Design main, start of the top module:
module main(
    input clk,
    input rst,
    input btnl,
	 input btnd,
	 input btnr,
	 input btnp,
	 input [3:0] speed,
    output [7:0] led,
	 output [6:0] seg,
	 output [3:0] an
    );
localparam DB_BITS  = 10;    
localparam DIV_MAX  = 2999;  
localparam DIV_BITS = 12;
localparam SEG_BITS = 10;    
wire [3:0] bebida;
wire [3:0] total;
wire [3:0] cambio;
reg [3:0] display;
wire reset_wire; 
wire reset_contador_wire;
wire cobrar_wire;
wire cancel_wire; 
wire hundred_wire; 
wire five_hundred_wire;
wire [2:0] c_type;
wire [2:0] c_type_saved;
wire t_expired;
wire [2:0] ing_type;
wire [1:0] t_value;
wire on_temp;
wire start_timer;
wire ok;
assign led[1:0] = 2'b00;
Debouncer #(.CNT_BITS(DB_BITS)) coffee(
	.clk(clk),
	.rst(rst),
	.signal(speed[0]),
	.signal_state(bebida[0])
);
Debouncer #(.CNT_BITS(DB_BITS)) coffee_milk(
	.clk(clk),
	.rst(rst),
	.signal(speed[1]),
	.signal_state(bebida[1])
);
Debouncer #(.CNT_BITS(DB_BITS)) cappuc(
	.clk(clk),
	.rst(rst),
	.signal(speed[2]),
	.signal_state(bebida[2])
);
Debouncer #(.CNT_BITS(DB_BITS)) mocca(
	.clk(clk),
	.rst(rst),
	.signal(speed[3]),
	.signal_state(bebida[3])
);
Debouncer #(.CNT_BITS(DB_BITS)) cancel(
		.clk(clk),
	.rst(rst),
		.signal(btnd),
		.signal_state(cancel_wire)
);
Debouncer #(.CNT_BITS(DB_BITS)) reset(
		.clk(clk),
	.rst(rst),
		.signal(btnp),
		.signal_state(reset_wire)
);
Debouncer #(.CNT_BITS(DB_BITS)) hundred_coin(
		.clk(clk),
	.rst(rst),
		.signal(btnl),
		.signal_up(hundred_wire)
);
Debouncer #(.CNT_BITS(DB_BITS)) five_hundred_coin(
		.clk(clk),
	.rst(rst),
		.signal(btnr),
		.signal_up(five_hundred_wire)
);
SelectBebida selector(
  ...
For scale: roughly 940 cells after synthesis, ~200 flip-flops.
clock: 4.05 ns
lec_check: 0
cap_margin: 20
core_margin: 2
core_utilization: 40
slew_margin: 20
run.sh (not shown) runs the stock make flow with config.mk's settings and CLKGATE_MAP_FILE=.
==> next run, changes <==
Settings changed: CORE_UTILIZATION 40 to 11.
Clock period 4.05 ns to 13.5 ns, I/O delays scaled along.
=>
- design area increases by 9.7%
- wire length climbs by 12%
- synthesized cell count stays the same
- worst setup slack improved by 7.2 ns
- final cell count went up by 61%
- die size climbs to 3.5 times its value
- clock-buffer cell count is lower by 4
- total power drops by 70%
- via count is about the same
- non-clock buffer count went down by 1
- sequential cell count is unchanged
==> next run, changes <==
Settings changed: CORE_UTILIZATION 11 to 72, SETUP_SLACK_MARGIN set to -0.19.
Clock period 13.5 ns to 2.34 ns, I/O delays scaled along.
This time the run finished but failed the layout checks on negative setup slack.
Wire length grows by 0.53%.
Area after synthesis is unchanged.
Worst hold slack degrades by 0.012 ns.
Non-clock buffer count grows by 21.
Flip-flop count does not change.
==> next run, changes <==
Settings changed: ABC_AREA set to 1, CTS_CLUSTER_SIZE set to 90, PLACE_DENSITY set to 0.35, SETUP_SLACK_MARGIN -0.19 to 0.6.
Clock period 2.34 ns to 2.25 ns, I/O delays scaled along.
Result: The changed run produced a clean layout; die area goes up by about 3.3%; power is higher by about 11%; area after synthesis increases by 3.4%; synthesized cell count rose by 24%; register-to-register slack is better by 0.48 ns; clock-buffer cell count shrinks by 1; clock skew rose by 0.0049 ns; via count is higher by 14%.


main again, from the RTL that the note above started with.
Settings: LEC_CHECK=0, CAP_MARGIN=20, CELL_PAD_IN_SITES_GLOBAL_PLACEMENT=2, CORE_MARGIN=2, CORE_UTILIZATION=58, CTS_CLUSTER_DIAMETER=272, CTS_CLUSTER_SIZE=27, MAX_ROUTING_LAYER=met5, MIN_ROUTING_LAYER=met1, PLACE_DENSITY_LB_ADDON=0.12, SETUP_SLACK_MARGIN=0.14, SLEW_MARGIN=0; clock period 4.22 ns.
The first run died in global placement without I/O (3_1_place_gp_skip_io) (FLW-0024).
Change:
Settings changed: CELL_PAD_IN_SITES_GLOBAL_PLACEMENT 2 to not set, CORE_UTILIZATION 58 to 72, CTS_CLUSTER_DIAMETER 272 to 210, CTS_CLUSTER_SIZE 27 to not set, MAX_ROUTING_LAYER met5 to not set, MIN_ROUTING_LAYER met1 to not set, PLACE_DENSITY_LB_ADDON 0.12 to 0.27, SETUP_SLACK_MARGIN 0.14 to 0.2, SLEW_MARGIN 0 to 20.
Clock period 4.22 ns to 2.34 ns, I/O delays scaled along.
After rerunning: This time the run completed without violations. Die size goes down by 19%. Synthesized cell count does not change. Area after synthesis is unchanged.
Change:
Settings changed: ABC_AREA set to 1, CTS_CLUSTER_DIAMETER 210 to 366, CTS_CLUSTER_SIZE set to 10, PLACE_DENSITY_LB_ADDON 0.27 to 0.0, SETUP_SLACK_MARGIN 0.2 to 0.7.
Clock period 2.34 ns to 2.37 ns, I/O delays scaled along.
What happened: Global-route usage is lower by 2.8 points; die area went up by about 3.3%; total power shrinks by 5.0%; final area went up by about 2%; routed wire length came out lower by about 10%; setup slack is better by 0.34 ns; clock skew hardly moves; non-clock buffer count is lower by 7; via count came out higher by 6.4%; first-iteration DRC count is lower by 4.0%.
Change:
Settings changed: ABC_AREA 1 to not set, CORE_UTILIZATION 72 to 40, CTS_CLUSTER_DIAMETER 366 to not set, CTS_CLUSTER_SIZE 10 to not set, PLACE_DENSITY_LB_ADDON 0.0 to not set, SETUP_SLACK_MARGIN 0.7 to not set.
Clock period 2.37 ns to 3.49 ns, I/O delays scaled along.
The new run ran to the end with no violations.
Wire length decreases by 16%.
Total power came out lower by 29%.
Clock power falls by 25%.
Design area falls by 3.7%.
Non-clock buffer count goes down by 18.
Flip-flop count does not change.
Via count is lower by 17%.


Starting RTL as in the previous note.
==> flow/config.mk <==
export PLATFORM = sky130hd
export DESIGN_NAME = main
export DESIGN_NICKNAME = main
export VERILOG_FILES = /design/flow/design.v
export SDC_FILE = /design/flow/constraint.sdc
export NUM_CORES = 4
export LEC_CHECK = 0
export ABC_AREA = 0
export CAP_MARGIN = 30
export CELL_PAD_IN_SITES_GLOBAL_PLACEMENT = 0
export CORE_ASPECT_RATIO = 0.55
export CORE_MARGIN = 2
export CORE_UTILIZATION = 41
export CTS_CLUSTER_SIZE = 26
export GPL_TIMING_DRIVEN = 0
export HOLD_SLACK_MARGIN = 0.22
export MAX_ROUTING_LAYER = met4
export MIN_ROUTING_LAYER = met2
export PLACE_DENSITY_LB_ADDON = 0.19
export SLEW_MARGIN = 0
==> flow/constraint.sdc <==
create_clock -name core_clock -period 5.55 [get_ports {clk}]
set_input_delay 1.1100 -clock core_clock [delete_from_list [all_inputs] [get_ports {clk}]]
set_output_delay 1.1100 -clock core_clock [all_outputs]
set_load 0.01 [all_outputs]
Then changed:
CORE_UTILIZATION = 56   (was 41)
CTS_CLUSTER_SIZE = not set   (was 26)
GPL_TIMING_DRIVEN = not set   (was 0)
HOLD_SLACK_MARGIN = not set   (was 0.22)
MIN_ROUTING_LAYER = not set   (was met2)
PLACE_DENSITY_LB_ADDON = not set   (was 0.19)
clock period = 2.55 ns   (was 5.55 ns; I/O delays follow)
=> Global-route usage drops by 3.4 points. Sequential power came out higher by 120%. Worst setup slack loses 2400 ps. Non-clock buffer count decreases by 15. Final area falls by 1.6%. Count of clock-buffer cells in the layout decreases by 4.
Then changed:
CAP_MARGIN = 0   (was 30)
CORE_ASPECT_RATIO = 1.02   (was 0.55)
CORE_UTILIZATION = 72   (was 56)
CTS_CLUSTER_DIAMETER = 45   (was not set)
PLACE_DENSITY_LB_ADDON = 0.19   (was not set)
SETUP_SLACK_MARGIN = 0.31   (was not set)
clock period = 2.27 ns   (was 2.55 ns; I/O delays follow)
The new run produced a layout that fails on negative setup slack; count of clock-buffer cells in the layout is higher by 6; die area came out lower by 22%; cell count is about the same; clock power grows by 36%; global-route usage went up by 8.6 points; setup slack degrades by 250 ps; sequential share of layout area drops by 2.5 points.


Setup of oak:
main again, from the RTL that the note above started with.
clock: 10.0 ns
lec_check: 0
cap_margin: 20
cell_pad_in_sites_detail_placement: 1
core_aspect_ratio: 0.51
core_margin: 6
core_utilization: 40
cts_cluster_diameter: 50
cts_cluster_size: 38
max_routing_layer: met5
min_routing_layer: met2
place_density_lb_addon: 0.26
slew_margin: 20
tns_end_percent: 5
## Diff of input files: pine against oak
# oak
export LEC_CHECK = 0
export CAP_MARGIN = 20
export CELL_PAD_IN_SITES_DETAIL_PLACEMENT = 1
export CORE_ASPECT_RATIO = 0.51
export CORE_MARGIN = 6
export CORE_UTILIZATION = 40
export CTS_CLUSTER_DIAMETER = 50
export CTS_CLUSTER_SIZE = 38
export MAX_ROUTING_LAYER = met5
export MIN_ROUTING_LAYER = met2
export PLACE_DENSITY_LB_ADDON = 0.26
export SLEW_MARGIN = 20
export TNS_END_PERCENT = 5
create_clock -name core_clock -period 10.0 [get_ports {clk}]
# pine
export LEC_CHECK = 0
export ABC_AREA = 1
export CAP_MARGIN = 20
export CELL_PAD_IN_SITES_GLOBAL_PLACEMENT = 1
export CORE_ASPECT_RATIO = 0.55
export CORE_MARGIN = 7
export CORE_UTILIZATION = 40
export CTS_CLUSTER_DIAMETER = 323
export GPL_TIMING_DRIVEN = 0
export HOLD_SLACK_MARGIN = 0.24
export SETUP_SLACK_MARGIN = -0.24
export SLEW_MARGIN = 40
export TNS_END_PERCENT = 100
create_clock -name core_clock -period 10.0 [get_ports {clk}]
### Flow results
Summary of pine over oak: sequential logic power shows no meaningful change, area after synthesis shows an increase of about 3.4%, post-placement cell count shows an increase of about 23%.


## build 13
Starting RTL as in the previous note.
// main
module main(
    input clk,
    input rst,
    input btnl,
	 input btnd,
	 input btnr,
	 input btnp,
	 input [3:0] speed,
    output [7:0] led,
	 output [6:0] seg,
	 output [3:0] an
    );
localparam DB_BITS  = 10;    
localparam DIV_MAX  = 2999;  
localparam DIV_BITS = 12;
localparam SEG_BITS = 10;    
wire [3:0] bebida;
wire [3:0] total;
wire [3:0] cambio;
reg [3:0] display;
wire reset_wire; 
wire reset_contador_wire;
wire cobrar_wire;
wire cancel_wire; 
wire hundred_wire; 
wire five_hundred_wire;
wire [2:0] c_type;
wire [2:0] c_type_saved;
wire t_expired;
wire [2:0] ing_type;
wire [1:0] t_value;
wire on_temp;
wire start_timer;
wire ok;
assign led[1:0] = 2'b00;
Debouncer #(.CNT_BITS(DB_BITS)) coffee(
	.clk(clk),
	.rst(rst),
	.signal(speed[0]),
	.signal_state(bebida[0])
);
Debouncer #(.CNT_BITS(DB_BITS)) coffee_milk(
	.clk(clk),
	.rst(rst),
	.signal(speed[1]),
	.signal_state(bebida[1])
);
Debouncer #(.CNT_BITS(DB_BITS)) cappuc(
	.clk(clk),
	.rst(rst),
	.signal(speed[2]),
	.signal_state(bebida[2])
);
Debouncer #(.CNT_BITS(DB_BITS)) mocca(
	.clk(clk),
	.rst(rst),
	.signal(speed[3]),
	.signal_state(bebida[3])
);
Debouncer #(.CNT_BITS(DB_BITS)) cancel(
		.clk(clk),
	.rst(rst),
		.signal(btnd),
		.signal_state(cancel_wire)
);
Debouncer #(.CNT_BITS(DB_BITS)) reset(
		.clk(clk),
	.rst(rst),
		.signal(btnp),
		.signal_state(reset_wire)
);
Debouncer #(.CNT_BITS(DB_BITS)) hundred_coin(
		.clk(clk),
  ...
export LEC_CHECK = 0
export ABC_AREA = 0
export CAP_MARGIN = 30
export CELL_PAD_IN_SITES_GLOBAL_PLACEMENT = 0
export CORE_ASPECT_RATIO = 0.55
export CORE_MARGIN = 2
export CORE_UTILIZATION = 58
export CTS_CLUSTER_SIZE = 15
export MAX_ROUTING_LAYER = met4
export SLEW_MARGIN = 0
create_clock -name core_clock -period 2.36 [get_ports {clk}]
### build 13 -> build 55
Settings: putting CTS_CLUSTER_DIAMETER at 45 where nothing was set; clearing CTS_CLUSTER_SIZE, which used to be 15; putting SETUP_SLACK_MARGIN at 0.34 where nothing was set; swapping 0.55 for 1.02 in CORE_ASPECT_RATIO; swapping 58 for 72 in CORE_UTILIZATION; putting PLACE_DENSITY_LB_ADDON at 0.19 where nothing was set; swapping 2.36 for 2.54 in the clock period (ns, I/O delays scaled along).
Notes after the runs:
- Reported for build 55 and build 13, average cell area after synthesis turned out identical to the last digit.
- Of build 55 and build 13, the run reporting the lower layout overhead on the synthesized area was build 13.
- Total power consumption of the routed design deteriorates in build 55 relative to build 13.
- Changes observed in build 55 relative to build 13: average wire per standard cell higher; net total in the final layout lower; via count higher; placer's final routability congestion estimate higher.
- Build 13 has lower final standard cell utilization of the core than build 55.
Changes in build 62 relative to build 55:
Settings: CORE_ASPECT_RATIO: 1.02 -> 1.15; SLEW_MARGIN: 0 -> 40; SETUP_SLACK_MARGIN: 0.34 -> 0.17; CTS_CLUSTER_DIAMETER: 45 -> 183; CTS_CLUSTER_SIZE: unset -> 14; PLACE_DENSITY_LB_ADDON: 0.19 -> 0.04; the clock period (ns, I/O delays scaled along): 2.54 -> 2.25.
### Flow results
Summary of build 55 and build 62: one run falls short of a clean finish, namely build 62. [build 62] flow finished | final checks: failed | reasons: negative setup slack. From build 55 to build 62 the numbers moved as follows: wire length decreased 0.79%; worst hold slack increased 0.025 ns; required time at the endpoint of the critical path decreased 0.32 ns. Combinational cell fraction of total power ends up lower on build 55. Looking only at clock power, and setting everything else aside, the lower value of build 55 and build 62 goes to build 62. For die area, build 62 and build 55 come out practically identical. Changes observed in build 62 relative to build 55: final worst slack lost 0.37 ns, layout clock buffer count went down by 12, first-pass GRT wire length fell by 1.9%. Sort build 55 and build 62 by routed wire length on met3, ascending, and build 62 comes first.
## Diff of input files: build 78 against build 62
Settings: CTS_CLUSTER_SIZE removed (was 14); CTS_CLUSTER_DIAMETER changed from 183 to 45; SLEW_MARGIN changed from 40 to 0; CORE_ASPECT_RATIO changed from 1.15 to 1.02; PLACE_DENSITY_LB_ADDON changed from 0.04 to 0.19; SETUP_SLACK_MARGIN changed from 0.17 to 0.16; the clock period (ns, I/O delays scaled along) changed from 2.25 to 2.27.
Notes after the runs:
The sole clean run among build 78 and build 62 is build 78. The higher overall track demand over capacity in global routing of build 78 and build 62 is in build 62. Comparing build 62 against build 78, there is no change at all in area of the mapped netlist. Build 78 vs. build 62: worst hold slack down 0.045 ns; area figure in the yosys stat output saw little to no change; layout-stage area growth over the synthesis result up 2.5 points. Diff build 62 -> build 78 | count of clock-buffer cells in the layout | increase of 11. Diff build 78 and build 62: setup slack lower in build 62. Looking at group drawing the most power, the clock result is from build 78; the sequential cells one comes from build 62. [build 78 vs build 62] sum of routed wire length over all layers: higher in build 78. Combinational power essentially unchanged between build 62 and build 78.
Power and IR drop assume default switching activity.
